--- design/flow/config.mk ---
export PLATFORM = sky130hd
export DESIGN_NAME = median_calc
export DESIGN_NICKNAME = median_calc
export VERILOG_FILES = /design/flow/design.v
export SDC_FILE = /design/flow/constraint.sdc
export NUM_CORES = 4
export LEC_CHECK = 0
export ABC_AREA = 1
export CAP_MARGIN = 35
export CELL_PAD_IN_SITES_DETAIL_PLACEMENT = 0
export CELL_PAD_IN_SITES_GLOBAL_PLACEMENT = 2
export CORE_MARGIN = 7
export CORE_UTILIZATION = 59
export CTS_CLUSTER_DIAMETER = 382
export GPL_ROUTABILITY_DRIVEN = 1
export GPL_TIMING_DRIVEN = 0
export MAX_ROUTING_LAYER = met4
export PLACE_DENSITY_LB_ADDON = 0.13
export SETUP_SLACK_MARGIN = 0.22
export SLEW_MARGIN = 20
export TNS_END_PERCENT = 65
--- design/flow/constraint.sdc ---
create_clock -name core_clock -period 2.61 [get_ports {clk}]
set_input_delay 0.5220 -clock core_clock [delete_from_list [all_inputs] [get_ports {clk}]]
set_output_delay 0.5220 -clock core_clock [all_outputs]
set_load 0.01 [all_outputs]
--- design/flow/design.v ---
module sort_reg #(parameter DATA_WIDTH =8)(
    input logic clk,
    input logic rst,
    input logic clr,
    input logic GT_in,
    input logic [DATA_WIDTH-1:0] data_in,
    input logic [DATA_WIDTH-1:0] prev_data,
    input logic data_rdy,
    output logic [DATA_WIDTH-1:0] data_out,
    output logic GT
);
logic [DATA_WIDTH-1:0] data_out_d;
logic [DATA_WIDTH-1:0] data_out_q;
assign GT = (data_in >data_out_q);
assign data_out = data_out_q;
always_ff@(posedge clk or posedge rst)begin
    if(rst)begin
        data_out_q <= 'b0;
    end else if(clr) begin
        data_out_q <= 'b0;
    end else begin
        data_out_q <= data_out_d;
    end
end
always_comb begin
    if(data_rdy) begin
        if(GT && GT_in)begin
            data_out_d = prev_data;
        end else if(GT && !GT_in) begin
            data_out_d = data_in;
        end else begin
            data_out_d = data_out_q;
        end
    end else begin
        data_out_d = data_out_q;
    end
end
endmodule
module median_calc #(parameter POPSIZE = 100,DATA_WIDTH = 8)(
    input logic clk,
    input logic rst,
    input logic [DATA_WIDTH-1:0] data_in,
    input logic data_rdy,
    output [DATA_WIDTH-1:0] median,
    output data_vld
);
logic [DATA_WIDTH-1:0] data_out_array[POPSIZE:0];
logic GT_array[POPSIZE:0];
logic [$clog2(POPSIZE):0] counter_d;
logic [$clog2(POPSIZE):0] counter_q;
logic [DATA_WIDTH-1:0] median_d;
logic [DATA_WIDTH-1:0] median_q;
logic data_vld_q;
logic data_vld_d;
logic reg_rst;
logic [DATA_WIDTH-1:0] data_in_d;
logic [DATA_WIDTH-1:0] data_in_q;
logic data_rdy_d;
logic data_rdy_q;
logic reg_rst_d;
logic reg_rst_q;
assign reg_rst = reg_rst_q;
assign data_rdy_d = data_rdy;
assign data_in_d = data_in;
assign GT_array[POPSIZE] = 0;
assign data_vld = data_vld_q;
assign median = median_q;
genvar i;
generate
  for (i = 0; i < POPSIZE; i++) begin : instance_gen
    if (i == 0) begin
      sort_reg #(
        .DATA_WIDTH(DATA_WIDTH)
      ) instance_0 (
        .clk(clk),
        .rst(rst),
        .clr(reg_rst),
        .GT_in(1'b0),
        .data_in(data_in),
        .prev_data('b0),
        .data_out(data_out_array[0]),
        .GT(GT_array[0]),
        .data_rdy(data_rdy)
      );
    end else begin
      sort_reg #(
        .DATA_WIDTH(DATA_WIDTH)
      ) instance_i (
        .clk(clk),
        .rst(rst),
        .clr(reg_rst),
        .GT_in(GT_array[i-1]),  
        .data_in(data_in),
        .prev_data(data_out_array[i-1]),  
        .data_out(data_out_array[i]),
        .GT(GT_array[i]),
        .data_rdy(data_rdy)
      );
    end
  end
endgenerate
always_ff@(posedge clk or posedge rst)begin
    if(rst)begin
        counter_q <= 'b0;
        median_q <= 'b0;
        data_vld_q <= 'b0;
        data_in_q <= 'b0;
        data_rdy_q <='b0;
        reg_rst_q <= 'b0;
    end else begin
        data_in_q <=data_in_d;
        data_rdy_q <=data_rdy_d;
        counter_q <= counter_d;
        median_q <= median_d;
        data_vld_q <= data_vld_d;
        reg_rst_q <= reg_rst_d;
    end
end
always_comb begin
    reg_rst_d = 'b0;
        data_vld_d = 'b0;
        counter_d = counter_q;
        median_d = median_q;
        if (counter_q == POPSIZE) begin
            median_d = (POPSIZE % 2 == 0) ? data_out_array[POPSIZE/2 - 1] : data_out_array[POPSIZE/2];
            reg_rst_d = 'b1;
            data_vld_d = 'b1;
            counter_d = 'b0;
        end else if(counter_q == 0) begin
            reg_rst_d ='b0;
        end
        if (data_rdy) begin
            counter_d = counter_q + 1;
        end
    end
endmodule
--- design/flow/run.sh ---
#!/bin/bash
# the make line also repeats each setting of config.mk as NAME=value (left out here)
make -C /OpenROAD-flow-scripts/flow DESIGN_CONFIG=/design/flow/config.mk WORK_HOME=/design/flow/orfs CLKGATE_MAP_FILE= finish
==> results.txt, run 1 <==
Implementation results. The flow stopped in global placement without I/O (3_1_place_gp_skip_io). Looking at the gate-level netlist, the highest instance count belongs to sky130_fd_sc_hd__nand2_1. Sequential elements use 31.7% of the synthesized area. Area share of the largest cell type after synthesis landed at 31.7%.

Number of instances in the synthesized netlist landed at 4647. Cell count in the Yosys report landed at 4647. The die is 250 um wide.

Floorplan-stage core utilization landed at 59.8%. Share of synthesized cell area in and, or, nand and nor gates landed at 37.1%. Looking at area per cell type in the netlist, the leader is sky130_fd_sc_hd__dfrtp_1.

Per the post-synthesis report, the nets total 5060. The tool reported: "[ERROR FLW-0024] Place density exceeds 1.0 (current PLACE_DENSITY_LB_ADDON =  0.13). Please check if the value of  PLACE_DENSITY_LB_ADDON is between 0 and 0.99". Number of enable-type register cells in the synthesized netlist landed at 0. In this run, distinct cell masters in the synthesized netlist total 31. Per the OpenROAD floorplan log, the area of the die is 62600 um^2. Area fraction in mux cells landed at 0%.

The report lists the number of standard-cell rows as 86. For this run, asynchronously set or reset flops after synthesis account for 100%. Aoi/oai-family share of the synthesized area landed at 6.74%.

Xor/xnor cell area share of the yosys netlist landed at 0.0532%. Yosys warning count landed at 5. The cell-mix breakdown from Yosys lists the adder-cell area share as 15.3%.

According to the Yosys statistics, the synthesized design has a chip area of 32900 um^2. The flow did not finish. In this run, synthesis produced a sequential element count of 417. After synthesis, the most frequently instantiated cells are sky130_fd_sc_hd__nand2_1, sky130_fd_sc_hd__nand3_1, sky130_fd_sc_hd__inv_1.

Area inside the core boundary landed at 55100 um^2. The die is 250 um tall. The synthesis report lists the most area-consuming cells as sky130_fd_sc_hd__dfrtp_1, sky130_fd_sc_hd__nand2_1, sky130_fd_sc_hd__ha_1. Each instance of the synthesized netlist takes up on average 7.09 um^2. Among all flip-flop cells after synthesis, the most frequent one is sky130_fd_sc_hd__dfrtp_1. After synthesis, the largest family of logic cells by area is simple AND/OR/NAND/NOR gates. Total standard cell area after synthesis landed at 32900 um^2.
==> run 2: changes to the inputs <==
- CAP_MARGIN: 35 -> 20
- CELL_PAD_IN_SITES_DETAIL_PLACEMENT: 0 -> default
- CELL_PAD_IN_SITES_GLOBAL_PLACEMENT: 2 -> default
- CORE_MARGIN: 7 -> 2
- CORE_UTILIZATION: 59 -> 64
- CTS_CLUSTER_DIAMETER: 382 -> default
- GPL_ROUTABILITY_DRIVEN: 1 -> default
- GPL_TIMING_DRIVEN: 0 -> default
- MAX_ROUTING_LAYER: met4 -> default
- PLACE_DENSITY: default -> 0.6
- PLACE_DENSITY_LB_ADDON: 0.13 -> default
- SETUP_SLACK_MARGIN: 0.22 -> default
- TNS_END_PERCENT: 65 -> default
- clock period: 2.61 -> 4.57 ns (I/O delays scaled with it)
==> run 2 against run 1 <==
- now clean on timing, DRC and antenna
- synthesized area unchanged
- die size decreased by 15%
- synthesized cell count unchanged
==> results.txt, run 2 <==
Status on the layout run. Overall die height landed at 231 um. The power report lists cell-internal power as 12.7 mW. For this run the aggregate overflow at the end of global routing stands at 0. Final net count landed at 5060. The repair_antennas step left the layout with diodes totalling 0. The highest clock rate this design can be run at is 329 MHz.

In this run the deepest clock path goes through 3 buffers. Number of max-cap violations landed at 0. Total power after layout landed at 24.1 mW. The largest total area in the synthesized netlist belongs to sky130_fd_sc_hd__dfrtp_1. Of the total synthesized cell area, the portion taken by AND, OR, NAND and NOR gates is 37.1%.

The worst hold path belongs to the class reg -> reg. Yosys warning count landed at 5. Flip-flop and latch count after synthesis landed at 417. The count of buffers added on input and output ports is 19. Aoi/oai-family share of the synthesized area landed at 6.74%. Last weighted congestion value of the routability-driven placer landed at 0.842. Total clock buffers created by CTS landed at 50. Area fraction in mux cells landed at 0%. Global route summary, busiest routing layer listed as met2. Clock edge transition at the registers on the reported setup and hold paths landed at 0.06 ns. Clock sink count landed at 417. Number of hold buffers added after CTS landed at 0. Cell depth of the worst flop-to-flop path landed at 12. Power attributed to the clock group landed at 4.06 mW. The worst setup path is launched from a primary input. Entering global routing, the biggest net connects 109 pins.

The biggest slice of the total power is consumed by combinational cells. Stage-log warning count landed at 32. Total number of placement rows landed at 83. Sequential share of power landed at 27.1%. Fraction of registers with async set or reset after synthesis landed at 100%. In this run, the synthesized area fraction spent on xor and xnor cells is recorded as 0.0532%. Post-layout minimum cycle time landed at 3.04 ns. Among all cell types in the netlist, the one instantiated most often is sky130_fd_sc_hd__nand2_1.

Largest stage delay on the critical path landed at 0.77 ns. The routed layout reports a DRC error count of 0. Largest fanout on the critical path landed at 37. Final core utilization landed at 69.0%.

Power attributed to combinational cells is 13.5 mW. The die covers 53300 um^2. The transition time recorded at the tightest slew-check pin is 1.15 ns. The worst path uses 66.6% of the clock period. Setup repair after global routing left no endpoint under its margin. After synthesis, the largest area contributor takes up 31.7% of total cell area. Before antenna repair, the detailed router went through 6 iterations. Sequential-to-total area share from yosys stat landed at 31.7%. Buffers plus inverters on the worst setup path landed at 4. The critical path is of the in -> reg type. Insertion delay of the later-clocked pin in the worst-skew pair landed at 0.60 ns. From the final report, the count of setup violators was given as 0. On the final layout, the worst clock skew is 0.0195 ns.

Average detailed-routed wire length per instance landed at 15.8 um. Per STA, the library cell used most along the worst path is sky130_fd_sc_hd__buf_4. Final antenna-violating net count landed at 0. Synthesized-area fraction occupied by adder cells landed at 15.3%.

Per the STA report, the cell with the highest stage delay on the worst path is sky130_fd_sc_hd__clkinv_2. In this run the standard cell core region covers 51100 um^2. For reference, the post-synthesis area per instance comes to 7.09 um^2. The tree is rooted in a sky130_fd_sc_hd__clkbuf_16. Hold analysis shows the worst path with a depth of 2. Total standard cell area after synthesis landed at 32900 um^2. The number of global-route vias before repair came to 27.8k. Per the power-grid run, VDD falls by no more than 0.500 mV. H-tree depth landed at 2. In this run the critical path is formed by buf_4 -> buf_4 -> clkinv_2 -> buf_4 -> nand2_1 -> nand3_1 -> nand2_1.

Total power divided by cell area landed at 685 nW/um^2. Routing resource usage on met3 recorded by global route was 3.68%. From synthesis to final layout, the design area changed by 7.04%. HPWL after detailed placement landed at 55.3 mm. After synthesis, the design contains 4647 cells according to Yosys. The commonest register cell is sky130_fd_sc_hd__dfrtp_1. Sequential cell power landed at 6.54 mW.

The worst register-to-register path has a setup slack of 2.38 ns. Required time reported for the critical path endpoint landed at 5.09 ns. Number of distinct library cell variants in the gate-level netlist after synthesis landed at 31. TritonCTS built the clock tree.

Combinational cells account for 56.1% of the total power. The flow ran to the end and the layout has no timing, DRC or antenna violations. Routing resource usage on met2 recorded by global route was 54.6%.

Share of total power consumed by net switching landed at 47.5%. 20 I/O pins were placed. The synthesis report lists the most area-consuming cells as sky130_fd_sc_hd__dfrtp_1, sky130_fd_sc_hd__nand2_1, sky130_fd_sc_hd__ha_1. Final wirelength landed at 84.9 mm. Total nets after synthesis landed at 5060. Summed standard-cell area reported by yosys landed at 32900 um^2. The flow reports that the clock network draws 16.8% of the design power.

Chip width landed at 231 um. Number of instances in the synthesized netlist landed at 4647. Buffers added to address setup during post-CTS repair amount to 0. Per STA, the startpoint of the critical path is data_in[3]. The final hold violation count recorded for this run is 0. In the global route stage, met1 resource usage came out at 44.6%. The worst-case max-slew headroom was logged as 23.4%.

Counting the fill cells in the layout gives 4568. Gates resized during post-CTS repair numbered 0. For this design the total switching power over the nets is 11.5 mW. The floorplan step records an initial core utilization of 64.5%. Across all layers, the routed design uses 29.2k vias. Final tally of max-slew violations landed at 0.

Global routing consumed, over all layers together, 32.4% of the routing resources. Total stage count of the critical path landed at 7. Arrival time reported for the critical path endpoint landed at 3.57 ns.

Yosys reports that the most numerous cell types are sky130_fd_sc_hd__nand2_1, sky130_fd_sc_hd__nand3_1, sky130_fd_sc_hd__inv_1. Number of antenna violations at the first check in global routing landed at 0. Per the OpenROAD power report, leakage power amounts to 19.6 nW. The timing report attributes the biggest portion of critical-path delay to buffers and inverters.

Of the combinational cells, the family taking the most area is simple AND/OR/NAND/NOR gates. STA classifies the critical path endpoint as a flip-flop. Number of enable-type register cells in the synthesized netlist landed at 0. The script logs the ratio of routed vias to standard cells as 5.45. The first global-routing pass estimated 140 mm of wire. Detailed router's first-iteration violation count landed at 1816.
run 2: through the flow:
step                setup TNS, ns  std cells  hold slack, ns  setup WS [ns]  area [um^2]
global route                    0       5364           0.489           1.37        35300
global placement                0       5275           0.461           1.09        33600
CTS                             0       5364           0.480           1.66        35300
detailed placement              0       5275           0.465           1.06        33600
floorplan                 -820.47       4647           0.449          -1.97        32900
finish                          0       5364           0.476           1.53        35300
run 2: area by class of cell:
type,count,area [um^2],share of cell area [%]
Tap cell,680,851,2.41
Sequential cell,417,10400,29.6
Inverter,595,2240,6.36
Timing Repair Buffer,60,582,1.65
Multi-Input combinational cell,3523,19500,55.2
Clock inverter,12,139,0.394
Clock buffer,77,1530,4.35
run 2: routing by layer:
layer | part of all wire [%] | vias up
met1 | 46 | 13400
li1 | - | 15000
met2 | 46 | 685
met5 | 0 | -
met4 | 2.1 | 0
met3 | 5.5 | 129
==> run 3: changes to the inputs <==
- ABC_AREA: 1 -> default
- CELL_PAD_IN_SITES_DETAIL_PLACEMENT: default -> 0
- CORE_UTILIZATION: 64 -> 68
- CTS_CLUSTER_DIAMETER: default -> 382
- GPL_ROUTABILITY_DRIVEN: default -> 1
- GPL_TIMING_DRIVEN: default -> 1
- MAX_ROUTING_LAYER: default -> met5
- PLACE_DENSITY: 0.6 -> default
- SETUP_SLACK_MARGIN: default -> 0.01
- TNS_END_PERCENT: default -> 65
- clock period: 4.57 -> 1.9 ns (I/O delays scaled with it)
==> run 3 against run 2 <==
- the run now fails in global routing (5_1_grt)
- die size fell by 13%
- synthesized area shrank 8.0%
- synthesized cell count shrank 34%
==> results.txt, run 3 <==
Implementation results. Overall die height landed at 215 um. Xor/xnor cell area share of the yosys netlist landed at 0.0578%. Number of hold buffers added after CTS landed at 0. Die area landed at 46300 um^2.

For reference, the mux area share after synthesis is 6.91%. For reference, the post-synthesis area per instance comes to 9.87 um^2. Total clock buffers created by CTS landed at 48. Clock sink count landed at 417. Number of distinct library cell variants in the gate-level netlist after synthesis landed at 51. The synthesized netlist has a Yosys-reported chip area of 30300 um^2. Cell count in the Yosys report landed at 3070. Area share of the largest cell type after synthesis landed at 34.4%. The synthesized netlist devotes 13.7% of its cell area to simple gates. The tree is rooted in a sky130_fd_sc_hd__clkbuf_16. The run stopped with a tool error. Boundary pin count landed at 20. Fraction of registers with async set or reset after synthesis landed at 100%. Per the CTS log, the maximum H-tree level is 2. Measured along the x axis, the die boundary spans 215 um. Among all flip-flop cells after synthesis, the most frequent one is sky130_fd_sc_hd__dfrtp_1. Summed over all nets, the half-perimeter wirelength after detailed placement is 58.5 mm. The post-synth register bit count is 417. In this run the deepest clock path goes through 3 buffers.

For reference, the placement row count at floorplan is 77. By area the synthesized netlist is led by sky130_fd_sc_hd__dfrtp_1, sky130_fd_sc_hd__ha_1, sky130_fd_sc_hd__mux2i_1. Sequential elements use 34.4% of the synthesized area.

The synthesized design spends more area on one cell type than any other, namely sky130_fd_sc_hd__dfrtp_1. Counting instances in the post-synthesis netlist gives the leading cell types as sky130_fd_sc_hd__dfrtp_1, sky130_fd_sc_hd__ha_1, sky130_fd_sc_hd__inv_1. The synthesized design contains 0 enable-type register cells. Last weighted congestion value of the routability-driven placer landed at 0.872. Per the post-synthesis report, the nets total 3483. Number of buffers inserted by port buffering landed at 19. The core region is 44100 um^2. Once the floorplan was initialized, standard cells occupied 68.7% of the core.

After synthesis the cells add up to 30300 um^2. After synthesis, the largest family of logic cells by area is AND-OR/OR-AND gates. Detailed placement reports a standard cell area of 34600 um^2. It got as far as global routing (5_1_grt) and failed there. Yosys warning count landed at 5. In the post-synthesis netlist, the cell with the most instances is sky130_fd_sc_hd__dfrtp_1. For reference, full adder, half adder and majority cells occupy 16.6% of the area reported after synthesis. Per the synthesis report, the AND-OR/OR-AND share of the synthesized area is 20.4%. Number of instances in the synthesized netlist landed at 3070.
run 3: repair_timing:
action                                  4_1_cts
pin swaps                                   106
gates cloned                                  8
resized                                     353
buffers inserted                             66
endpoints found under the setup margin      404
run 3: stage by stage:
stage	std cells	worst slack (ns)	TNS, ns	hold WS, ns
floorplan	3070	-4.10	-2247.58	0.442
global placement	3893	-0.595	-183.88	0.474
detailed placement	3893	-0.688	-208.20	0.484
CTS	4051	-0.196	-19.63	0.197
==> run 4: changes to the inputs <==
- CAP_MARGIN: 20 -> 10
- CELL_PAD_IN_SITES_DETAIL_PLACEMENT: 0 -> 1
- CORE_UTILIZATION: 68 -> 58
- CTS_CLUSTER_DIAMETER: 382 -> 75
- GPL_ROUTABILITY_DRIVEN: 1 -> 0
- GPL_TIMING_DRIVEN: 1 -> default
- HOLD_SLACK_MARGIN: default -> 0.19
- MAX_ROUTING_LAYER: met5 -> default
- PLACE_DENSITY: default -> 0.6
- SETUP_SLACK_MARGIN: 0.01 -> 0.3
- SLEW_MARGIN: 20 -> 30
- TNS_END_PERCENT: 65 -> default
- clock period: 1.9 -> 3.5 ns (I/O delays scaled with it)
==> run 4 against run 3 <==
- the run now finishes clean
- die size rose by 17%
- synthesized area did not move
- synthesized cell count did not move
==> results.txt, run 4 <==
Status on the layout run. Aoi/oai-family share of the synthesized area landed at 20.4%. According to the floorplan report, the total die area is 54100 um^2. TritonCTS built the clock tree. After clock tree synthesis, the flow added hold-fix buffers numbering 0. Internal power component landed at 16.0 mW. The report gives the cell count of the worst hold path as 1.

The critical path goes through buf_2 -> clkinvlp_4 -> buf_4 -> ha_1 -> nor2b_1 -> o211ai_1 -> a21oi_1 -> o32a_1 -> nand2_1 -> o2bb2ai_1. Buffers plus inverters on the worst setup path landed at 3. Largest fanout on the critical path landed at 20.

Hold analysis lists the worst path endpoint as counter_q[7]. Timing would allow up to 352 MHz. Total nets after synthesis landed at 3483. Worst slew margin relative to its limit landed at 35.2%. Before placement the cells fill 58.8% of the core. Grouping stages by cell kind, the critical path spends the most delay in AND-OR/OR-AND gates. Total power divided by cell area landed at 844 nW/um^2. Layout-stage area growth over the synthesis result landed at 10.6%.

Yosys mapped a number of flops with a built-in enable equal to 0. The flow reports power dissipated in the clock network as 5.14 mW. TritonRoute output was used to compute an average wire per cell of 24.3 um.

Share of the cycle needed by the critical path after routing landed at 81.3%. From bottom edge to top edge, the die measures 233 um. In this run the core area contains 83 standard-cell rows. Final hold slack landed at 0.509 ns. Dividing the synthesized area by the synthesized cell count gives 9.87 um^2. Signal nets in the final route climb as high as met4.

Final wirelength landed at 90.5 mm. Count of buffers added by post-CTS timing repair for setup landed at 0. Number of antenna violations at the first check in global routing landed at 0.

In this run the number of cells on the critical path is 10. Final count of negative-setup-slack endpoints landed at 0. For this run, the post-layout net count is 3424.

Boundary pin count landed at 20. The script computed the net switching share of total power as 43.4%. In the final routing, the length of wire on met1 measures 39.9 mm. Across the run, the number of max-cap violations was 0.

Detailed-router iteration count before antenna repair landed at 5. Of the total power, combinational logic draws 51.2%. Yosys stat counts 3070 cells in the synthesized netlist. Total standard cell area after synthesis landed at 30300 um^2.

OpenROAD emitted warnings numbering 32. In this run the clock root is driven by a sky130_fd_sc_hd__clkbuf_16. The most frequently used library cell after synthesis is sky130_fd_sc_hd__dfrtp_1.

Per the hold report, the tightest min-delay path originates at counter_q[7]. Total routing resource utilization after global routing landed at 33.9%. The slowest stage of the critical path belongs to the cell sky130_fd_sc_hd__o32a_1. Clock sink count landed at 417.

The synthesis report names the predominant flop master as sky130_fd_sc_hd__dfrtp_1. Clock skew on the completed layout was measured at 0.0199 ns. Maximum buffer depth of the clock tree landed at 3. For this run, the script counts the antenna cells in the layout as 0. The worst setup path is launched from a primary input. The setup path with the least slack is of type in -> reg. Final tally of max-slew violations landed at 0. Largest net degree at the start of global routing landed at 115.

Yosys warning count landed at 5. The synthesized design spends more area on one cell type than any other, namely sky130_fd_sc_hd__dfrtp_1. Global-route wire length before repair landed at 149 mm. Yosys reported that registers with async set or reset make up 100%. Insertion delay of the later-clocked pin in the worst-skew pair landed at 0.60 ns. Sequential elements use 34.4% of the synthesized area. Worst setup margin landed at 0.655 ns. Summed standard-cell area reported by yosys landed at 30300 um^2. For this run, the number of standard cells in the final layout without fillers is 3723.

Setup slack on the worst reg-to-reg path comes out at 0.90 ns. The min-delay analysis places its worst path in the category reg -> reg. Detailed router's first-iteration violation count landed at 1677. Largest stage delay on the critical path landed at 0.57 ns.

The clock network is responsible for 18.2% of the overall power. Global-route congestion overflow total landed at 0. Final antenna-violating net count landed at 0. The script parses the final routing iteration and logs DRC violations as 0. At the worst endpoint, the arrival time is 3.36 ns. Number of global-route vias before repair landed at 27.7k.

Transition time at the pin with the least slew margin landed at 0.970 ns. Clock edge transition at the registers on the reported setup and hold paths landed at 0.06 ns. Once synthesis finished, the tally of register bits stood at 417. Area share of the largest cell type after synthesis landed at 34.4%.

Dividing the detail-routed via count by the number of cells gives 6.81. The power report puts the leakage power at 14.6 nW. Total power after layout landed at 28.3 mW. The clock period could shrink to 2.84 ns.

The power report puts the net switching power at 12.3 mW. Yosys reports that the most numerous cell types are sky130_fd_sc_hd__dfrtp_1, sky130_fd_sc_hd__ha_1, sky130_fd_sc_hd__inv_1. After synthesis, the largest family of logic cells by area is AND-OR/OR-AND gates.

Minimum setup slack after placement landed at 0.157 ns. Counting the fill cells in the layout gives 5482. For reference, simple AND, OR, NAND and NOR cells occupy 13.7% of the area reported after synthesis. Once detailed placement completed, the half-perimeter wirelength came to 59.7 mm. The detailed router placed 25.4k vias in this run. For reference, the final report shows the hold violation count at 0. Sequential cell power landed at 8.66 mW. Setup repair after global routing left no endpoint under its margin.

Number of instances in the synthesized netlist landed at 3070. Area inside the core boundary landed at 51500 um^2. Area fraction in mux cells landed at 6.91%. After detailed routing, the met3 layer carries 3.46 mm of wire. The most critical setup path has its startpoint at data_in[0]. Ranked by power, first place goes to combinational cells. H-tree depth landed at 2. Number of distinct library cell variants in the gate-level netlist after synthesis landed at 51. Xor/xnor cell area share of the yosys netlist landed at 0.0578%. Sequential share of power landed at 30.6%.

The placement report lists the number of port buffers as 19. STA classifies the critical path endpoint as a flip-flop. The flow ran to the end and the layout has no timing, DRC or antenna violations.

Required time reported for the critical path endpoint landed at 4.01 ns. The worst register-to-register path has a depth of 8. The detailed placer reported the number of placed instances as 3639. Number of gates resized after CTS landed at 0. Routed length on met2 landed at 44.4 mm. Power attributed to combinational cells is 14.5 mW. In the post-synthesis netlist, the biggest area contributors are sky130_fd_sc_hd__dfrtp_1, sky130_fd_sc_hd__ha_1, sky130_fd_sc_hd__mux2i_1.

Synthesized-area fraction occupied by adder cells landed at 16.6%. TritonCTS created 50 clock buffers. Maximum vdd drop landed at 0.502 mV. From left edge to right edge, the die measures 233 um.
run 4: per-stage QoR:
stage	setup TNS [ns]	utilization, %	instance area [um^2]
global route	0	65.0	33500
global placement	0	61.9	31900
finish	0	65.0	33500
CTS	0	65.0	33500
floorplan	-1178.59	-	31300
detailed placement	0	62.0	31900
run 4: area by class of cell:
class	count	area [um^2]	share of cell area, %
multi-input cells	2071	18200	54.3
flip-flops and latches	417	10400	31.2
clock buffers	72	1490	4.43
inverters	380	1430	4.28
repair buffers	91	1010	3.00
well taps	680	851	2.54
clock inverters	12	88.8	0.265
run 4: metal layers:
| metal | up-vias | global-route usage (%) |
|---|---|---|
| li1 | 11600 | - |
| met1 | 13000 | 43.7 |
| met2 | 560 | 58.7 |
| met3 | 211 | 4.29 |
| met4 | 0 | 11.9 |
| met5 | - | 0 |
==> run 5: changes to the inputs <==
- CAP_MARGIN: 10 -> 20
- CELL_PAD_IN_SITES_DETAIL_PLACEMENT: 1 -> default
- CORE_UTILIZATION: 58 -> 72
- CTS_CLUSTER_DIAMETER: 75 -> 356
- CTS_CLUSTER_SIZE: default -> 30
- GPL_ROUTABILITY_DRIVEN: 0 -> default
- HOLD_SLACK_MARGIN: 0.19 -> default
- SETUP_SLACK_MARGIN: 0.3 -> default
- SLEW_MARGIN: 30 -> 20
- clock period: 3.5 -> 1.81 ns (I/O delays scaled with it)
==> run 5 against run 4 <==
- the run now fails in clock tree synthesis (4_1_cts)
- synthesized cell count did not move
- die size down 19%
- synthesized area stayed put
==> results.txt, run 5 <==
Implementation results. Once placement completed, the tool counted placed cells totaling 4054. Boundary pin count landed at 20. In this run, the synthesized area fraction spent on adder and majority cells is recorded as 16.6%. At the end of routability-driven placement, the weighted congestion stood at 0.962. Area share of the largest cell type after synthesis landed at 34.4%. Post-detailed-placement cell area landed at 36700 um^2.

In the synthesized netlist, mux cells make up 6.91% of the area. Synthesis produced 3070 cells. Cell count in the Yosys report landed at 3070. By instance count, the leading cell after synthesis is sky130_fd_sc_hd__dfrtp_1. The synthesis report gives the async set-or-reset register share as 100%.

The synthesis stat section lists a flop and latch total of 417. Number of distinct library cell variants in the gate-level netlist after synthesis landed at 51. HPWL after detailed placement landed at 65.4 mm. The main area contributors are sky130_fd_sc_hd__dfrtp_1, sky130_fd_sc_hd__ha_1, sky130_fd_sc_hd__mux2i_1. Number of buffers inserted by port buffering landed at 19. The flow did not finish. Sorting the synthesized cells by how often they occur yields sky130_fd_sc_hd__dfrtp_1, sky130_fd_sc_hd__ha_1, sky130_fd_sc_hd__inv_1. Chip width landed at 209 um. The first error in the log reads "[ERROR DPL-0033] detailed placement checks failed during check placement". Total nets after synthesis landed at 3483. Share of synthesized cell area in and, or, nand and nor gates landed at 13.7%. The cell area that synthesis handed to floorplanning was 30300 um^2.

Overall die height landed at 209 um. The flow stopped in clock tree synthesis (4_1_cts). Xor/xnor cell area share of the yosys netlist landed at 0.0578%. The synthesized design contains 0 enable-type register cells. The most used flip-flop cell after synthesis is sky130_fd_sc_hd__dfrtp_1. In the synthesized netlist, the dominant kind of combinational cell is AND-OR/OR-AND gates. Summed standard-cell area reported by yosys landed at 30300 um^2. In this run the full chip footprint comes out at 43700 um^2.

Aoi/oai-family share of the synthesized area landed at 20.4%. sky130_fd_sc_hd__dfrtp_1 takes more of the synthesized area than any other cell. Floorplan-stage core utilization landed at 72.5%.

Yosys warning count landed at 5. After floorplanning, the core was divided into 75 placement rows. Sequential-to-total area share from yosys stat landed at 34.4%. Area inside the core boundary landed at 41800 um^2. Minimum setup slack after placement landed at -0.721 ns.

Dividing the synthesized area by the synthesized cell count gives 9.87 um^2.
## run 5: per-stage QoR
step | hold WS [ns] | power (mW)
detailed placement | 0.494 | 51.3
global placement | 0.471 | 48.8
floorplan | 0.442 | 38.7
==> run 6: changes to the inputs <==
- CAP_MARGIN: 20 -> 15
- CELL_PAD_IN_SITES_DETAIL_PLACEMENT: default -> 0
- CTS_CLUSTER_DIAMETER: 356 -> 360
- CTS_CLUSTER_SIZE: 30 -> default
- GPL_ROUTABILITY_DRIVEN: default -> 1
- GPL_TIMING_DRIVEN: default -> 1
- HOLD_SLACK_MARGIN: default -> 0.3
- MAX_ROUTING_LAYER: default -> met5
- PLACE_DENSITY: 0.6 -> default
- SETUP_SLACK_MARGIN: default -> -0.18
- SLEW_MARGIN: 20 -> 10
- TNS_END_PERCENT: default -> 65
- clock period: 1.81 -> 2.82 ns (I/O delays scaled with it)
==> run 6 against run 5 <==
- now clean on timing, DRC and antenna
- synthesized cell count stayed put
- die size stayed put
- synthesized area is the same
==> results.txt, run 6 <==
Status on the layout run. Cells fill 81.0% of the core in the end. The critical path's slowest stage uses the library cell sky130_fd_sc_hd__dfrtp_1. Yosys reports that the most numerous cell types are sky130_fd_sc_hd__dfrtp_1, sky130_fd_sc_hd__ha_1, sky130_fd_sc_hd__inv_1.

The worst VDD IR drop from the latest analysis is 0.659 mV. The pre-antenna-repair detailed-routing pass consisted of 5 iterations. Per the synthesis report, the AND-OR/OR-AND share of the synthesized area is 20.4%. Endpoints failing hold in the final report were tallied at 0. The clock passes through at most 3 buffers.

Total routing resource utilization after global routing landed at 37.3%. Via count landed at 25.6k. Accumulated negative setup slack landed at 0 ns. Global-route congestion overflow total landed at 0. Across all register-to-register paths, the minimum setup slack is 0.49 ns. Entering global routing, the biggest net connects 110 pins.

Flip-flop and latch count after synthesis landed at 417. The report lists the cells along the critical path as inv_1 -> ha_1 -> nor2b_1 -> o211ai_1 -> a21oi_1 -> o21ba_2 -> a21o_1 -> o221ai_1. The tree built by TritonCTS fans out to 417 sinks. Per the post-synthesis report, the number of cells in the design is 3070. Number of antenna cells inserted landed at 0. Per report_power, the combinational group accounts for 51.6% of the total. Per-cell via count in the routed design landed at 6.98. After floorplanning, the core was divided into 75 placement rows. Once placement finished, the instance area stood at 32300 um^2. Die area landed at 43700 um^2. After Yosys synthesis, and, or, nand and nor cells account for 13.7% of the synthesized area. Number of remaining DRC errors landed at 0. On the final layout, the worst clock skew is 0.0220 ns.

After synthesis the cells add up to 30300 um^2. Once iteration 0 of detailed routing completed, the report listed 1820 DRC markers. Among the non-sequential cells, AND-OR/OR-AND gates take the most area. Final net count landed at 3506. Across all hold checks on the routed design, the worst slack comes to 0.397 ns. Share of the cycle needed by the critical path after routing landed at 82.6%. Before placement the cells fill 72.5% of the core.

Xor/xnor cell area share of the yosys netlist landed at 0.0578%. Max fanout on the critical path was recorded as 16. In this run the horizontal extent of the chip is 209 um. Static leakage landed at 15.0 nW. 20 I/O pins were placed.

Maximum clock rate landed at 429 MHz. For this run the top cell type by instance count after synthesis was sky130_fd_sc_hd__dfrtp_1. Count of buffers added by post-CTS timing repair for setup landed at 0. Final antenna-violating net count landed at 0. The setup path with the least slack is of type reg -> reg. Per the OpenROAD floorplan log, the area of the core is 41800 um^2.

Setup repair after global routing left no endpoint under its margin. Total stage count of the critical path landed at 8. Total power divided by cell area landed at 1030 nW/um^2.

The cell-mix breakdown from Yosys lists the adder-cell area share as 16.6%. The worst setup path is launched from a flip-flop. The type recorded for the worst min-delay path is in -> async. Number of max-cap violations landed at 0. For this run, asynchronously set or reset flops after synthesis account for 100%. After its last routability iteration, the placer logged a weighted congestion of 0.880. Between the synthesized netlist and the finished layout, the area growth was recorded as 11.6%. Number of non-filler instances in the completed layout landed at 3667. The final power report lists total power as 34.9 mW. Looking at the clock tree report, the root buffer type is sky130_fd_sc_hd__clkbuf_16. Max-slew check failures listed in the final report amount to 0. STA classifies the critical path endpoint as a flip-flop.

Arrival time reported for the critical path endpoint landed at 2.76 ns. Net switching power landed at 14.6 mW. In the synthesized netlist, mux cells make up 6.91% of the area. The run finished with no timing, DRC or antenna violations. Cell count in the Yosys report landed at 3070. The script reports the combined buffer and inverter count of the critical path as 1. At the worst endpoint, the required time is 3.25 ns. The later pin in the worst-skew pair is clocked with a latency of 0.59 ns. Combinational power for this build is 18.0 mW. The Yosys step of the flow raised 5 warnings. Number of buffers inserted by port buffering landed at 19. Looking at the worst setup and hold paths, the clock pins of their registers show a slew of 0.06 ns. Per the synthesis report, the dominant area consumer among library cells is sky130_fd_sc_hd__dfrtp_1. Total clock buffers created by CTS landed at 46. HPWL after detailed placement landed at 54.0 mm. The stage logs contain a warning count of 32. Area share of the largest cell type after synthesis landed at 34.4%.

The transition time recorded at the tightest slew-check pin is 0.919 ns. In this run, post-CTS repair resized a total of 0 instances. Global-route wire length before repair landed at 134 mm. The number of antenna violations at the first check in global routing was 0.

Overall die height landed at 209 um. The clock network consumes a total of 6.25 mW. The most used flip-flop cell after synthesis is sky130_fd_sc_hd__dfrtp_1. The routed design has 80.4 mm of wire.

Number of distinct library cell variants in the gate-level netlist after synthesis landed at 51. Worst setup margin landed at 0.489 ns. For reference, the top cells by area after synthesis are sky130_fd_sc_hd__dfrtp_1, sky130_fd_sc_hd__ha_1, sky130_fd_sc_hd__mux2i_1. Minimum setup slack after placement landed at -0.00870 ns.

Looking at the power breakdown, sequential logic takes 30.5% of the total. The number of global-route vias before repair came to 26.7k. Largest stage delay on the critical path landed at 0.39 ns. The synthesized design contains 0 enable-type register cells.

Buffers inserted to repair hold after CTS numbered 0. H-tree depth landed at 2. Average detailed-routed wire length per instance landed at 21.9 um. The number of placed instances, taps included, is 3584. Of the synthesized area, sequential elements account for 34.4%.

The biggest slice of the total power is consumed by combinational cells. The number of nets in the synthesized netlist is 3483. In the final report, the number of endpoints failing setup comes to 0. For reference, the post-synthesis area per instance comes to 9.87 um^2. The clock network accounts for 17.9% of the total power. Internal power component landed at 20.4 mW.

Summed standard-cell area reported by yosys landed at 30300 um^2. Sequential cell power landed at 10.7 mW. Net switching is 41.7% of the power.

Headroom to the max-slew limit came out at 38.7%. Finished layout cell area landed at 33800 um^2. TritonCTS built the clock tree. Measured in cells, the most critical reg-to-reg path has a length of 8. On the critical path the largest part of the delay comes from AND-OR/OR-AND gates. After layout, the minimum clock period comes to 2.33 ns.
-- run 6: routing by layer --
| metal | part of all wire (%) | wire length [um] | GRT usage (%) | vias up |
|---|---|---|---|---|
| li1 | - | - | - | 11800 |
| met1 | 42 | 33700 | 48.3 | 12600 |
| met2 | 48 | 38800 | 63.5 | 952 |
| met3 | 5.9 | 4760 | 4.72 | 285 |
| met4 | 4.0 | 3230 | 15.9 | 0 |
| met5 | 0 | 0 | 0 | - |
-- run 6: layout make-up --
class                      instances  area, um^2
multi-input combinational       2071       17800
sequential                       417       10400
fill                            2584        7950
timing repair buffer             177        1930
inverter                         380        1430
clock buffer                      60        1250
tap                              539         674
clock inverter                    23         278
==> run 7: changes to the inputs <==
- CAP_MARGIN: 15 -> 20
- CTS_CLUSTER_DIAMETER: 360 -> 382
- CTS_CLUSTER_SIZE: default -> 21
- HOLD_SLACK_MARGIN: 0.3 -> 0.29
- PLACE_DENSITY_LB_ADDON: default -> 0.01
- SETUP_SLACK_MARGIN: -0.18 -> 0.62
- SLEW_MARGIN: 10 -> 20
- clock period: 2.82 -> 2.12 ns (I/O delays scaled with it)
==> run 7 against run 6 <==
- the flow now stops in global routing (5_1_grt)
- die size unchanged
- synthesized cell count unchanged
- synthesized area unchanged
==> results.txt, run 7 <==
Implementation results. The flow stopped in global routing (5_1_grt). In the synthesized netlist, the dominant kind of combinational cell is AND-OR/OR-AND gates. Of the post-synthesis cell area, the dominant cell type holds 34.4%. Maximum buffer depth of the clock tree landed at 3. Area inside the core boundary landed at 41800 um^2.

Die area landed at 43700 um^2. HPWL after detailed placement landed at 56.5 mm. Total number of placement rows landed at 75. The synthesized netlist was found by Yosys to have 3070 cells.

Counting the buffers created by CTS gives 23. Before placement the cells fill 72.5% of the core. Clock tree synthesis found a total of 417 sinks. Looking at the clock tree report, the H-tree level count equals 1.

The run stopped with a tool error. When the netlist entered floorplanning its net count stood at 3483. Summing the areas of all and, or, nand and nor instances in the mapped netlist gives 13.7% of the synthesized area. Number of buffers inserted by port buffering landed at 19. Looking at the cell usage after synthesis, the top flip-flop cell is sky130_fd_sc_hd__dfrtp_1. Fraction of registers with async set or reset after synthesis landed at 100%. Global-route congestion overflow total landed at 312.

The netlist uses 51 different library cells. The tool reported: "[ERROR GRT-0232] Routing congestion too high. Check the congestion heatmap in the GUI". In this run, synthesis inferred 0 flip-flops with an integrated enable. Per the CTS log, the root buffer master is sky130_fd_sc_hd__clkbuf_16. For reference, the top cells by count after synthesis are sky130_fd_sc_hd__dfrtp_1, sky130_fd_sc_hd__ha_1, sky130_fd_sc_hd__inv_1. Yosys warning count landed at 5. Post-synthesis average cell area landed at 9.87 um^2. The floorplan report gives the top-level pin count as 20. The die is 209 um tall. Summed standard-cell area reported by yosys landed at 30300 um^2. RePlAce ended its routability-driven mode at a weighted congestion of 0.910. Xor/xnor cell area share of the yosys netlist landed at 0.0578%.

In the global route stage, overall resource usage came out at 82.8%. Yosys instantiated no cell more often than sky130_fd_sc_hd__dfrtp_1. After synthesis, flip-flops and latches occupy 34.4% of the total area. Sorting the Yosys area breakdown by cell type puts at the top sky130_fd_sc_hd__dfrtp_1.

The synthesis report lists the most area-consuming cells as sky130_fd_sc_hd__dfrtp_1, sky130_fd_sc_hd__ha_1, sky130_fd_sc_hd__mux2i_1. Aoi/oai-family share of the synthesized area landed at 20.4%. Synthesis handed over a netlist of 3070 instances. Flip-flop and latch count after synthesis landed at 417. After synthesis the cells add up to 30300 um^2. Area fraction in mux cells landed at 6.91%. Per the synthesis report, the adder-cell share of the synthesized area is 16.6%. Per the OpenROAD floorplan log, the width of the die is 209 um.
## run 7: what timing repair did
| item | in CTS |
|---|---|
| cloned | 10 |
| endpoints found under the hold margin | 4 |
| resized | 344 |
| setup buffers | 81 |
| pin swaps | 121 |
| setup endpoints to repair | 422 |
| hold buffers | 1 |
## run 7: layer usage
layer  track usage (%)  GRT overflow
met4              85.7           130
met3              68.3            21
met5              33.1             1
met2              98.2           155
met1              82.4             5
## run 7: stage by stage
step / cell area, um^2 / setup slack (ns) / std cells / utilization, % / hold slack [ns]
global placement: 33400 / -0.336 / 3694 / 79.9 / 0.475
detailed placement: 33400 / -0.434 / 3694 / 79.9 / 0.486
floorplan: 30900 / -3.93 / 3070 / - / 0.442
CTS: 36600 / 0.0199 / 3811 / 87.7 / 0.294
==> run 8: changes to the inputs <==
- ABC_AREA: default -> 1
- CELL_PAD_IN_SITES_DETAIL_PLACEMENT: 0 -> default
- CORE_UTILIZATION: 72 -> 68
- CTS_CLUSTER_DIAMETER: 382 -> 399
- CTS_CLUSTER_SIZE: 21 -> 98
- GPL_ROUTABILITY_DRIVEN: 1 -> default
- GPL_TIMING_DRIVEN: 1 -> default
- HOLD_SLACK_MARGIN: 0.29 -> default
- MAX_ROUTING_LAYER: met5 -> default
- PLACE_DENSITY: default -> 0.42
- PLACE_DENSITY_LB_ADDON: 0.01 -> default
- SETUP_SLACK_MARGIN: 0.62 -> default
- TNS_END_PERCENT: 65 -> 5
- clock period: 2.12 -> 1.6 ns (I/O delays scaled with it)
==> run 8 against run 7 <==
- the run again fails in global routing (5_1_grt)
- synthesized cell count is 51% higher
- die size is 15% higher
- synthesized area is 8.7% higher
==> results.txt, run 8 <==
Implementation results. The report lists the number of standard-cell rows as 80. H-tree depth landed at 1. Synthesized-area fraction occupied by adder cells landed at 15.3%. Boundary pin count landed at 20.

The number of cells reported by Yosys stat comes to 4647. Total standard cell area after synthesis landed at 32900 um^2. Sequential-to-total area share from yosys stat landed at 31.7%. Ranked by instance count, the synthesized netlist is headed by sky130_fd_sc_hd__nand2_1, sky130_fd_sc_hd__nand3_1, sky130_fd_sc_hd__inv_1. Area fraction in mux cells landed at 0%. The stat command in Yosys gives a chip area of 32900 um^2. Minimum setup slack after placement landed at -1.08 ns. Per the synth stats, the flop cell with the highest instance count is sky130_fd_sc_hd__dfrtp_1. Yosys reports that the leading cell type by area covers 31.7% of the netlist area. Per the OpenROAD floorplan log, the area of the core is 47700 um^2. CTS reports a maximum clock tree buffer depth of 3.

Post-detailed-placement cell area landed at 40700 um^2. Flip-flop and latch count after synthesis landed at 417. In the post-synthesis netlist, the cell with the most instances is sky130_fd_sc_hd__nand2_1. The clock drives 417 sinks. The synthesized design contains 0 enable-type register cells. Number of buffers inserted by port buffering landed at 19. Die area landed at 50200 um^2. Number of instances in the synthesized netlist landed at 4647.

In the synthesized netlist, the dominant kind of combinational cell is simple AND/OR/NAND/NOR gates. The post-CTS hold buffer count recorded in the log is 0. RePlAce ended its routability-driven mode at a weighted congestion of 0.889. Chip width landed at 224 um. HPWL after detailed placement landed at 69.9 mm.

At floorplan, the net count of the design was reported as 5060. Aoi/oai-family share of the synthesized area landed at 6.74%. Number of distinct library cell variants in the gate-level netlist after synthesis landed at 31. The flow did not finish. Including well taps, the total number of placed cells is 6063. The synthesis log from Yosys contains 5 warnings.

The main area contributors are sky130_fd_sc_hd__dfrtp_1, sky130_fd_sc_hd__nand2_1, sky130_fd_sc_hd__ha_1. Post-synthesis average cell area landed at 7.09 um^2. The share of the core area taken by cells at floorplan is 69.0%. Looking at the clock tree report, the root buffer type is sky130_fd_sc_hd__clkbuf_16.

Total clock buffers created by CTS landed at 8. Share of synthesized cell area in and, or, nand and nor gates landed at 37.1%. Xor/xnor cell area share of the yosys netlist landed at 0.0532%. The stage where the run came to a stop is global routing (5_1_grt). Sorting the Yosys area breakdown by cell type puts at the top sky130_fd_sc_hd__dfrtp_1.

The die is 224 um tall. For this run, asynchronously set or reset flops after synthesis account for 100%.
-- run 8: timing repair --
action / 4_1_cts
cloned: 4
pin swaps: 108
buffers inserted: 21
setup endpoints to repair: 409
resized: 535
==> run 9: changes to the inputs <==
- ABC_AREA: 1 -> default
- CELL_PAD_IN_SITES_DETAIL_PLACEMENT: default -> 0
- CORE_UTILIZATION: 68 -> 54
- CTS_CLUSTER_DIAMETER: 399 -> 382
- CTS_CLUSTER_SIZE: 98 -> default
- GPL_ROUTABILITY_DRIVEN: default -> 1
- GPL_TIMING_DRIVEN: default -> 0
- MAX_ROUTING_LAYER: default -> met5
- PLACE_DENSITY: 0.42 -> default
- PLACE_DENSITY_LB_ADDON: default -> 0.13
- SETUP_SLACK_MARGIN: default -> 0.22
- TNS_END_PERCENT: 5 -> 65
- clock period: 1.6 -> 2.59 ns (I/O delays scaled with it)
==> run 9 against run 8 <==
- now clean on timing, DRC and antenna
- synthesized area shrank 8.0%
- die size is 16% higher
- synthesized cell count down 34%
==> results.txt, run 9 <==
Status on the layout run. The run finished with no timing, DRC or antenna violations. STA lists the maximum fanout along the critical path as 10. Setup violations remaining at the end of the flow were counted as 0.

H-tree depth landed at 2. Area fraction in mux cells landed at 6.91%. The layout has 4627 filler cells. The count of nets left with antenna violations once routing finished came out at 0.

Total routing resource utilization after global routing landed at 33.8%. The final layout reports a setup TNS of 0 ns. STA lists the startpoint of the worst hold path as data_in[0]. For reference, the critical path cell chain is clkdlybuf4s50_1 -> buf_2 -> clkbuf_1 -> a21o_1 -> o221ai_1. The group that draws the most power in this run is combinational cells. Number of enable-type register cells in the synthesized netlist landed at 0. The worst VDD IR drop from the latest analysis is 0.663 mV. Combinational cell power landed at 20.0 mW. Synthesis produced a netlist whose cell count is 3070. Post-synthesis average cell area landed at 9.87 um^2.

Buffers inserted to repair hold after CTS numbered 0. In the post-synthesis netlist, the biggest area contributors are sky130_fd_sc_hd__dfrtp_1, sky130_fd_sc_hd__ha_1, sky130_fd_sc_hd__mux2i_1. Minimum setup slack after placement landed at -1.16 ns.

Logic area landed at 18000 um^2. Number of global-route vias before repair landed at 26.9k. The timing report attributes the biggest portion of critical-path delay to buffers and inverters. Combinational logic burns 51.1% of the power. Registers take 10400 um^2.

Total power divided by cell area landed at 1130 nW/um^2. Worst setup skew after layout landed at 0.0241 ns. The clock period could shrink to 2.31 ns.

Global routing used 43.9% of the available met1 tracks. Setup slack closes at 0.277 ns. In this run the register-to-register setup slack is 0.31 ns.

Including well taps, the total number of placed cells is 3860. Worst slew margin relative to its limit landed at 15.8%. STA classifies the critical path endpoint as a flip-flop. Detailed-router iteration count before antenna repair landed at 6. According to the I/O placement log, the pin count is 20. Counting the warning lines in the Yosys log gives 5. Once iteration 0 of detailed routing completed, the report listed 2295 DRC markers. For this run the detailed placement stage logged an HPWL of 67.1 mm.

Internal power component landed at 22.6 mW. CTS placed an instance of sky130_fd_sc_hd__clkbuf_16 at the clock tree root. The critical path is of the in -> reg type.

Final number of hold-violating endpoints landed at 0. Synthesized-area fraction occupied by adder cells landed at 16.6%. Net switching is 42.2% of the power. Total standard cell area after synthesis landed at 30300 um^2. Area inside the core boundary landed at 55300 um^2. Total number of placement rows landed at 86. Clock tree synthesis inserted a total of 49 buffers. On the worst setup and hold paths after CTS, the clock-pin slew comes to 0.06 ns.

The stage logs contain a warning count of 30. Once placement finished, the instance area stood at 32500 um^2. Summed standard-cell area reported by yosys landed at 30300 um^2. Required time reported for the critical path endpoint landed at 3.05 ns. For this run, the register share of the synthesized area comes to 34.4%.

Last weighted congestion value of the routability-driven placer landed at 0.923. Looking at area per cell type in the netlist, the leader is sky130_fd_sc_hd__dfrtp_1. The global route stage reports its total congestion overflow as 0.

TritonCTS built the clock tree. Number of remaining DRC errors landed at 0. Final wirelength landed at 97.3 mm. Per the post-synthesis report, the nets total 3483.

Setup repair after global routing could not meet its margin everywhere. The timing report notes that buffer and inverter cells on the critical path total 3. The clock network accounts for 18.9% of the total power. Maximum clock rate landed at 432 MHz.

Number of antenna violations at the first check in global routing landed at 0. Layout-stage area growth over the synthesis result landed at 13.9%. The die is 241 um wide. Ranked by instance count, the synthesized netlist is headed by sky130_fd_sc_hd__dfrtp_1, sky130_fd_sc_hd__ha_1, sky130_fd_sc_hd__inv_1. According to the timing report, the critical path is launched from data_rdy. Of all flip-flops after synthesis, the portion carrying an async set or reset was 100%. Flip-flop and latch count after synthesis landed at 417.

Number of distinct library cell variants in the gate-level netlist after synthesis landed at 51. Maximum buffer depth of the clock tree landed at 3. Final tally of max-slew violations landed at 0. Once the floorplan was initialized, standard cells occupied 54.8% of the core. Global routing put the most usage on met2. Number of max-cap violations landed at 0.

Global routing usage on met2 landed at 55.1%. Arrival time reported for the critical path endpoint landed at 2.78 ns. After synthesis, the design contains 3070 cells according to Yosys. Largest net degree at the start of global routing landed at 36. Sequential power for this build is 11.7 mW.

After synthesis, the largest family of logic cells by area is AND-OR/OR-AND gates. In the final design database the tool counted 3591 nets. The power report lists the clock group at 7.36 mW. Sequential share of power landed at 30.0%.

In the hold timing report, the worst path depth is 3. Number of non-filler instances in the completed layout landed at 3965. Share of synthesized cell area in and, or, nand and nor gates landed at 13.7%. Static leakage landed at 15.2 nW. The worst setup path is launched from a primary input. In this design, the stage delay of the slowest critical-path cell is 0.71 ns. Aoi/oai-family share of the synthesized area landed at 20.4%. The script logs the mean routed wire length per placed instance as 24.6 um. For this run, global-route usage on met3 was measured as 5.07%.

Cell depth of the worst flop-to-flop path landed at 6. Overall die height landed at 241 um. The first global-routing pass estimated 152 mm of wire. At the pin with the least slew margin, the transition time is 1.26 ns. For the completed layout, the total cell area is recorded as 34500 um^2. Clock sink count landed at 417. Xor/xnor cell area share of the yosys netlist landed at 0.0578%. Per the detail_route report, the via count comes to 26.5k. Per the synthesis report, the single largest cell type by area occupies 34.4% of cell area.

The path class of the tightest hold or removal check is in -> reg. Die area landed at 58000 um^2. Total power after layout landed at 39.1 mW. Per the STA report, the cell with the highest stage delay on the worst path is sky130_fd_sc_hd__clkbuf_1. Per the placement log, port buffering inserted 18 buffers. Walking the critical path from launch to capture passes 5 cell instances. In this run the critical register-to-register path is launched from data_vld_q. Dividing the detail-routed via count by the number of cells gives 6.69.

The commonest register cell is sky130_fd_sc_hd__dfrtp_1. The script extracted a net switching power of 16.5 mW. Share of the cycle needed by the critical path after routing landed at 89.3%. Looking at the gate-level netlist, the highest instance count belongs to sky130_fd_sc_hd__dfrtp_1. Insertion delay of the later-clocked pin in the worst-skew pair landed at 0.62 ns.
==> run 9: cell type report <==
type | instances | share of cell area [%]
clock inverters | 15 | 0.718
diodes | 1 | 0.00726
plain buffers | 202 | 3.51
flip-flops and latches | 417 | 30.3
clock buffers | 74 | 4.15
repair buffers | 56 | 2.41
inverters | 380 | 4.16
well taps | 748 | 2.71
multi-input cells | 2072 | 52.1
==> run 9: through the flow <==
step	util (%)	hold WS (ns)
2_1_floorplan	-	0.442
3_3_place_gp	57.9	0.460
3_5_place_dp	58.8	0.487
4_1_cts	62.0	0.281
5_1_grt	62.4	0.320
6_report	62.4	0.312
==> run 9: metal layers <==
layer | share of wire [%] | vias up
met5 | 0 | -
met4 | 5.4 | 0
met3 | 6.9 | 352
met2 | 46 | 1055
met1 | 42 | 13200
li1 | - | 11900
==> run 9: repair_timing <==
action / CTS / global route
resized: 18 / 63
buffers inserted: 5 / 9
pin swaps: 0 / 4
gates cloned: 0 / 1
setup endpoints to repair: 400 / 282
==> run 10: changes to the inputs <==
- ABC_AREA: default -> 1
- CELL_PAD_IN_SITES_DETAIL_PLACEMENT: 0 -> default
- CORE_UTILIZATION: 54 -> 72
- CTS_CLUSTER_DIAMETER: 382 -> default
- CTS_CLUSTER_SIZE: default -> 100
- GPL_ROUTABILITY_DRIVEN: 1 -> default
- GPL_TIMING_DRIVEN: 0 -> default
- MAX_ROUTING_LAYER: met5 -> default
- PLACE_DENSITY: default -> 0.42
- PLACE_DENSITY_LB_ADDON: 0.13 -> default
- SETUP_SLACK_MARGIN: 0.22 -> default
- TNS_END_PERCENT: 65 -> 5
- clock period: 2.59 -> 1.59 ns (I/O delays scaled with it)
==> run 10 against run 9 <==
- synthesized cell count is 51% higher
- die size down 18%
- synthesized area increased by 8.7%
- the run now fails in clock tree synthesis (4_1_cts)
==> results.txt, run 10 <==
Implementation results. According to the floorplan report, the placeable core area is 45300 um^2. The synthesis report names the predominant flop master as sky130_fd_sc_hd__dfrtp_1. Chip width landed at 218 um. Fraction of registers with async set or reset after synthesis landed at 100%. Share of synthesized cell area in and, or, nand and nor gates landed at 37.1%. The mapped netlist covers 32900 um^2. The synthesis log from Yosys contains 5 warnings. According to the floorplan report, the total die area is 47500 um^2. Boundary pin count landed at 20. Area share of the largest cell type after synthesis landed at 31.7%.

The synthesized design spends more area on one cell type than any other, namely sky130_fd_sc_hd__dfrtp_1. The run stopped with a tool error. Synthesized-area fraction occupied by adder cells landed at 15.3%. Sequential-to-total area share from yosys stat landed at 31.7%. Grouping non-sequential cells by family puts the most area in simple AND/OR/NAND/NOR gates.

Number of enable-type register cells in the synthesized netlist landed at 0. Number of buffers inserted by port buffering landed at 19. It got as far as clock tree synthesis (4_1_cts) and failed there. Xor/xnor cell area share of the yosys netlist landed at 0.0532%.

Yosys stat counts 4647 cells in the synthesized netlist. Flip-flop and latch count after synthesis landed at 417. Timing analysis after detailed placement gives a worst setup slack of -1.12 ns. Per the post-synthesis report, the number of cells in the design is 4647.

Aoi/oai-family share of the synthesized area landed at 6.74%. According to the Yosys statistics, the synthesized design has a chip area of 32900 um^2. In the synthesized netlist, mux cells make up 0% of the area. Last weighted congestion value of the routability-driven placer landed at 0.887.

Yosys reports that the most numerous cell types are sky130_fd_sc_hd__nand2_1, sky130_fd_sc_hd__nand3_1, sky130_fd_sc_hd__inv_1. By instance count, the leading cell after synthesis is sky130_fd_sc_hd__nand2_1. Ranked by total cell area, the synthesized netlist is headed by sky130_fd_sc_hd__dfrtp_1, sky130_fd_sc_hd__nand2_1, sky130_fd_sc_hd__ha_1. In this run the core area contains 78 standard-cell rows. HPWL after detailed placement landed at 71.0 mm.

The first error in the log reads "[ERROR DPL-0038] Utilization greater than 100%, impossible to legalize". In this run the mean area of a mapped cell was 7.09 um^2. Before placement the cells fill 72.7% of the core. Once placement completed, the tool counted placed cells totaling 6016. The die is 218 um tall. The netlist uses 31 different library cells. The number of nets in the synthesized netlist is 5060.
-- run 10: metrics by stage --
step | util (%) | instance area [um^2] | setup TNS [ns]
after detailed placement | 89.4 | 40500 | -362.40
after global placement | 89.4 | 40500 | -330.62
after floorplan | - | 32900 | -2435.49
==> run 11: changes to the inputs <==
- ABC_AREA: 1 -> default
- CORE_UTILIZATION: 72 -> 19
- CTS_CLUSTER_SIZE: 100 -> default
- GPL_TIMING_DRIVEN: default -> 1
- MAX_ROUTING_LAYER: default -> met4
- PLACE_DENSITY: 0.42 -> 0.83
- SETUP_SLACK_MARGIN: default -> 0.47
- TNS_END_PERCENT: 5 -> default
- clock period: 1.59 -> 3.55 ns (I/O delays scaled with it)
==> run 11 against run 10 <==
- now clean on timing, DRC and antenna
- die size rose to 3.4 times the previous value
- synthesized cell count fell by 34%
- synthesized area fell by 8.0%
==> results.txt, run 11 <==
Status on the layout run. The run finished with no timing, DRC or antenna violations. For this design the top-level I/O count stands at 20. The capture point of the worst register-to-register path is recorded as instance_gen[2].genblk1.instance_i.data_out_q[1].

Floorplan-stage core utilization landed at 19.1%. Minimum setup slack after placement landed at 0.329 ns. Layout-stage area growth over the synthesis result landed at 17.8%. Setup repair after global routing left no endpoint under its margin. Among all flip-flop cells after synthesis, the most frequent one is sky130_fd_sc_hd__dfrtp_1.

The first routing iteration left 2007 violations. Dividing total power by cell area gives a power density of 776 nW/um^2. Broken down by cell family, the worst path's largest delay share belongs to flip-flops. The design draws 27.7 mW.

The report puts the hold buffer count at CTS at 0. Number of global-route vias before repair landed at 25.8k. Global-route congestion overflow total landed at 0. sky130_fd_sc_hd__dfrtp_1 is the most common cell in the netlist.

Summing the areas of all fa, ha and maj instances in the mapped netlist gives 16.6% of the synthesized area. Per the post-synthesis stats, the area per cell is 9.87 um^2. Detailed placement ended at an HPWL of 54.7 mm. Cell count in the Yosys report landed at 3070. Number of distinct library cell variants in the gate-level netlist after synthesis landed at 51. The worst register-to-register path has a setup slack of 1.14 ns. Per the repair_timing log after CTS, setup buffers inserted total 0. In this run, synthesis inferred 0 flip-flops with an integrated enable. The synthesis run identifies the leading combinational cell family as AND-OR/OR-AND gates. Total nets after synthesis landed at 3483. In this run the number of cells on the critical path is 1.

In this run the static leakage power is 14.6 nW. The highest clock rate this design can be run at is 338 MHz. Number of remaining DRC errors landed at 0.

Internal power component landed at 15.9 mW. Per STA, the startpoint of the critical path is data_vld_q. The stage logs contain a warning count of 37.

The critical path is of the reg -> out type. STA puts the critical path data required time at 2.84 ns. Ranked by instance count, the synthesized netlist is headed by sky130_fd_sc_hd__dfrtp_1, sky130_fd_sc_hd__ha_1, sky130_fd_sc_hd__inv_1. Last weighted congestion value of the routability-driven placer landed at 0.830. No sink is reached through more buffers than the 3 on the longest clock path.

For this sky-water flow run, the detailed-routed wirelength per cell is reported as 15.8 um. Worst setup margin landed at 0.595 ns. Fill cells in the final layout number 16.5k. Share of total power consumed by net switching landed at 42.6%. For the worst reg-to-reg path, the startpoint reported by OpenROAD is data_vld_q.

As reported, the later end of the worst-skew pair has a clock insertion delay of 0.60 ns. Number of antenna violations at the first check in global routing landed at 3. Maximum vdd drop landed at 0.406 mV. Sequential cell power landed at 8.51 mW. Final tally of max-slew violations landed at 0.

Aoi/oai-family share of the synthesized area landed at 20.4%. For the worst setup path, the data arrival time is 2.25 ns. Total routing resource utilization after global routing landed at 10.0%. Final antenna-violating net count landed at 0.

Cell depth of the worst flop-to-flop path landed at 4. Flip-flop and latch count after synthesis landed at 417. Overall die height landed at 403 um. STA classifies the critical path startpoint as a flip-flop. For this design, the slowest cell found on the critical path is sky130_fd_sc_hd__dfrtp_4. The worst path needs 2.96 ns of the cycle, external delays included.

TritonCTS built the clock tree. Entering global routing, the biggest net connects 160 pins. Looking at the max-slew report, the worst-margin pin has a slew of 1.03 ns. The chip area line in the Yosys stat output reads 30300 um^2.

According to the floorplan report, the die width is 403 um. Sequential share of power landed at 30.7%. The Yosys step of the flow raised 5 warnings. In this run, the clock network consumes 18.9% of the power.

The report shows a maximum critical-path fanout of 28. Area share of the largest cell type after synthesis landed at 34.4%. Fraction of registers with async set or reset after synthesis landed at 100%. Final wirelength landed at 81.2 mm.

Power attributed to the clock group landed at 5.24 mW. Final net count landed at 3426. Checking hold timing, the worst path is listed with class in -> async. Power share of the combinational group landed at 50.3%. The longest incremental delay of any stage on the critical path is reported as 0.95 ns.

Xor/xnor cell area share of the yosys netlist landed at 0.0578%. In the final report, the number of hold violations comes to 0. The worst setup path is captured at an output port. For this run, the register share of the synthesized area comes to 34.4%.

Area fraction in mux cells landed at 6.91%. Synthesis produced 3070 cells. Number of gates resized after CTS landed at 0. In this run the core area contains 146 standard-cell rows. The CTS report gives the tree buffer count as 46. The group that draws the most power in this run is combinational cells. Of the available clock period, the critical path in the final layout requires 83.2%. The signal on the critical path passes through clkdlybuf4s50_1.

The first detailed-routing pass took 6 iterations. After synthesis the cells add up to 30300 um^2. Number of max-cap violations landed at 0. Number of buffers inserted by port buffering landed at 19.

The clock drives 417 sinks. Buffers plus inverters on the worst setup path landed at 1. Global-route wire length before repair landed at 134 mm. Per the detail_route report, vias per standard cell equal 4.89. Clock tree synthesis selected as its root buffer the cell sky130_fd_sc_hd__clkbuf_16. Net switching power landed at 11.8 mW. In this run the number of H-tree levels came out at 2.

Final count of negative-setup-slack endpoints landed at 0. The core region is 158000 um^2. Detailed routing inserted a total of 25.1k vias.

Share of synthesized cell area in and, or, nand and nor gates landed at 13.7%. Yosys attributes the largest share of cell area to sky130_fd_sc_hd__dfrtp_1, sky130_fd_sc_hd__ha_1, sky130_fd_sc_hd__mux2i_1. After floorplanning, the die was sized to cover 163000 um^2. Worst setup skew after layout landed at 0.0174 ns. The most critical setup path has its endpoint at data_vld. Combinational cell power landed at 13.9 mW. The cell type that accounts for the most area after synthesis is sky130_fd_sc_hd__dfrtp_1.

Worst slew margin relative to its limit landed at 31.5%. On the reported timing paths, the clock transition at the registers reads 0.06 ns.
[run 11: cell type report]
cell class / instances / area (um^2) / area share, %
multi-input combinational: 2071 / 18500 / 51.8
antenna: 2 / 5.00 / 0.0140
sequential: 417 / 10400 / 29.3
inverter: 380 / 1430 / 4.02
clock buffer: 62 / 1340 / 3.76
timing repair buffer: 97 / 1080 / 3.02
clock inverter: 22 / 295 / 0.828
tap: 2072 / 2590 / 7.27
[run 11: metrics by stage]
stage	instances	util, %	area [um^2]	hold slack (ns)	setup TNS, ns
after CTS	5121	22.5	35700	0.453	0
after global placement	5037	21.5	34000	0.477	0
final	5123	22.5	35700	0.463	0
after global routing	5122	22.5	35700	0.474	0
after floorplan	3070	-	31700	0.442	-1246.12
after detailed placement	5037	21.5	34000	0.494	0
[run 11: layer usage]
layer / vias to the layer above / part of all wire [%] / track usage [%]
met4: 0 / 2.9 / 3.54
met1: 12400 / 43 / 12.4
met3: 210 / 5.5 / 1.37
li1: 11600 / - / -
met2: 840 / 48 / 16.7
met5: - / 0 / -
Power and IR drop assume default switching activity.
